job 9726:
==> flow/design.v (excerpt) <==
module shuzizhong(
    input wire clk1,         
    input wire reset,        
    input wire ah1,          
    input wire am1,          
    input wire alarm1,       
    input wire en,           
    input wire naozhong,     
    output wire [0:6] shi,       
    output wire [0:6] ge,        
    output wire [0:6] min_shi,   
    output wire [0:6] min_ge,    
    output wire [0:6] sec_shi,   
    output wire [0:6] sec_ge,    
    output wire daodian,     
    output wire audio        
);
Settings: LEC_CHECK=0, CAP_MARGIN=30, CELL_PAD_IN_SITES_DETAIL_PLACEMENT=2, CORE_ASPECT_RATIO=0.79, CORE_MARGIN=4, CORE_UTILIZATION=67, CTS_CLUSTER_SIZE=99, SETUP_SLACK_MARGIN=4.58, SLEW_MARGIN=20; clock period 19.2 ns.
run.sh (not shown) runs the stock make flow with config.mk's settings and CLKGATE_MAP_FILE=.
Job 9726: it failed with a tool error in detailed placement, so there are no final results.
Here is what was changed in the inputs of job 7253 compared with job 9726.
Settings: CAP_MARGIN changed from 30 to 20; CORE_ASPECT_RATIO removed (was 0.79); SETUP_SLACK_MARGIN removed (was 4.58); CORE_UTILIZATION changed from 67 to 65; CELL_PAD_IN_SITES_DETAIL_PLACEMENT removed (was 2); CTS_CLUSTER_SIZE removed (was 99); CORE_MARGIN changed from 4 to 2; the clock period (ns, I/O delays scaled along) changed from 19.2 to 17.0.
### Flow results
- From job 7253 to job 9726, number of nets at floorplan did not move at all.
- Core outline area (job 7253 vs. job 9726) increases by a few percent
- Sort job 7253 and job 9726 by final RePlAce weighted congestion desc -> top: job 7253
- Chip area in the Yosys report: job 9726 vs job 7253 identical
- Having completed the whole flow, job 7253 delivered a layout that passed the timing, design-rule and antenna checks.
- Number of distinct standard cells referenced by the synthesized netlist came out exactly the same in job 7253 and job 9726.
- Sort job 7253 and job 9726 by height of the chip desc -> top: job 7253
- There was hardly any difference in average instance area after synthesis between job 7253 and job 9726.
- In the flow results for job 7253 and job 9726, the chip area is larger on job 9726.
- Job 7253 ends up with a horizontal die size that is about 12% lower than in job 9726.
Input changes introduced in job 8758 (baseline for comparison: job 7253):
Settings: CTS_CLUSTER_SIZE newly set to 95; ABC_AREA newly set to 1; CORE_UTILIZATION changed from 65 to 62; the clock period (ns, I/O delays scaled along) changed from 17.0 to 11.2.
Findings:
Summary — final clock period utilization by the worst path, job 8758 relative to job 7253: higher, by 9.0 points.
Total number of vias was lower in job 7253 than in job 8758.
met3 wire length was higher in job 8758 than in job 7253.
Job 7253 has a lower summed area of non-filler cells in the final layout than job 8758.
Going from job 7253 to job 8758, combinational power share grows by 27 points.
Job 8758 finished all stages; layout check result: FAIL, due to negative setup slack.
Against job 7253, job 8758 comes in 1.2% higher on cell count along the critical path.
Area after synthesis sits higher in job 8758 than in job 7253.
When job 8758 is set beside job 7253, its final-layout fill cell count turns out to be 11 larger.
[inputs] job 3465 vs job 8758
Settings: setting CORE_ASPECT_RATIO to 0.69 for the first time; changing CORE_UTILIZATION from 62 to 72; setting PLACE_DENSITY to 0.4 for the first time; setting CTS_CLUSTER_DIAMETER to 387 for the first time; setting TNS_END_PERCENT to 10 for the first time.
--- outcome ---
- Delta (job 3465 minus job 8758): cell-internal power lost 0.000037 W, global-route usage picked up an extra 7.1 points, post-synthesis instance area neither gained nor lost much.
- [compare] base=job 8758 new=job 3465: weighted congestion at the end of routability-driven global placement has remained practically unchanged; worst hold slack climbed 0.015 ns.
- Between job 8758 and job 3465, slack of the critical path is lower for job 3465, job 8758 comes in above that.
- Summary — mean routed wirelength per cell, job 3465 relative to job 8758: higher, by about 30%.
- Compared job 3465 vs job 8758, and count of non-CTS buffers in the layout is up in job 3465.
- What the final checks of job 3465 revealed, after a flow that finished every stage, was a layout that fails on negative setup slack.
## Diff of input files: job 5573 against job 3465
Settings: CTS_CLUSTER_DIAMETER: 387 -> 201; TNS_END_PERCENT: 10 -> unset; CORE_UTILIZATION: 72 -> 68; CTS_CLUSTER_SIZE: 95 -> unset; PLACE_DENSITY: 0.4 -> unset; CORE_ASPECT_RATIO: 0.69 -> unset; the clock period (ns, I/O delays scaled along): 11.2 -> 13.2.
==> comparison <==
Both conditions hold for job 5573: the flow ran to the end and the final layout passed the timing, design-rule and antenna checks.
sky130_fd_sc_hd__o21ai_0 as the slowest cell on the critical path was reported by job 3465, and sky130_fd_sc_hd__clkdlybuf4s50_1 by job 5573.
Job 5573 gives more clock network area share than job 3465 did.
Of job 5573 and job 3465, it is job 5573 that has the lower area after detailed placement.
NOTE: combinational power in job 5573 falls short of that of job 3465
Job 5573 reports its timing endpoint of the critical path as shi[4] while job 3465 reports inst5.counter[2].
[job 5573] average wire per standard cell fell 28% relative to job 3465
Diff job 3465 -> job 5573: inserted tap cell count higher, routed wire length lower.
The inputs of job 9129 differ from those of job 5573 as listed below.
Settings: a deleted CTS_CLUSTER_DIAMETER that had been 201; a change of CORE_UTILIZATION from 68 to 24; a deleted ABC_AREA that had been 1; a change of the clock period (ns, I/O delays scaled along) from 13.2 to 19.3.
==> comparison <==
Job 9129 and job 5573 all finish clean. | wire length the detailed router placed on met1 | job 9129 vs job 5573 | 120 µm lower |. | estimated wirelength of the detail-placed design | job 9129 vs job 5573 | worse |. Note that the combinational gate count recorded for job 5573 amounts to 1.07 times the value seen in job 9129. Job 9129 against job 5573: final worst setup slack increased 0.75 ns, number of logic inverters in the finished layout decreased 81%. Transition time at the pin with the least slew margin for job 9129: 0.017 ns up relative to job 5573. The final reports for job 9129 and job 5573 show count of vias placed by the detailed router lower in the former. Job 9129 ends up with a total net switching power that is 65% lower than in job 5573. When job 9129 is measured against job 5573, its synthesized cell count turns out about 20% lower.
Power and IR drop assume default switching activity.
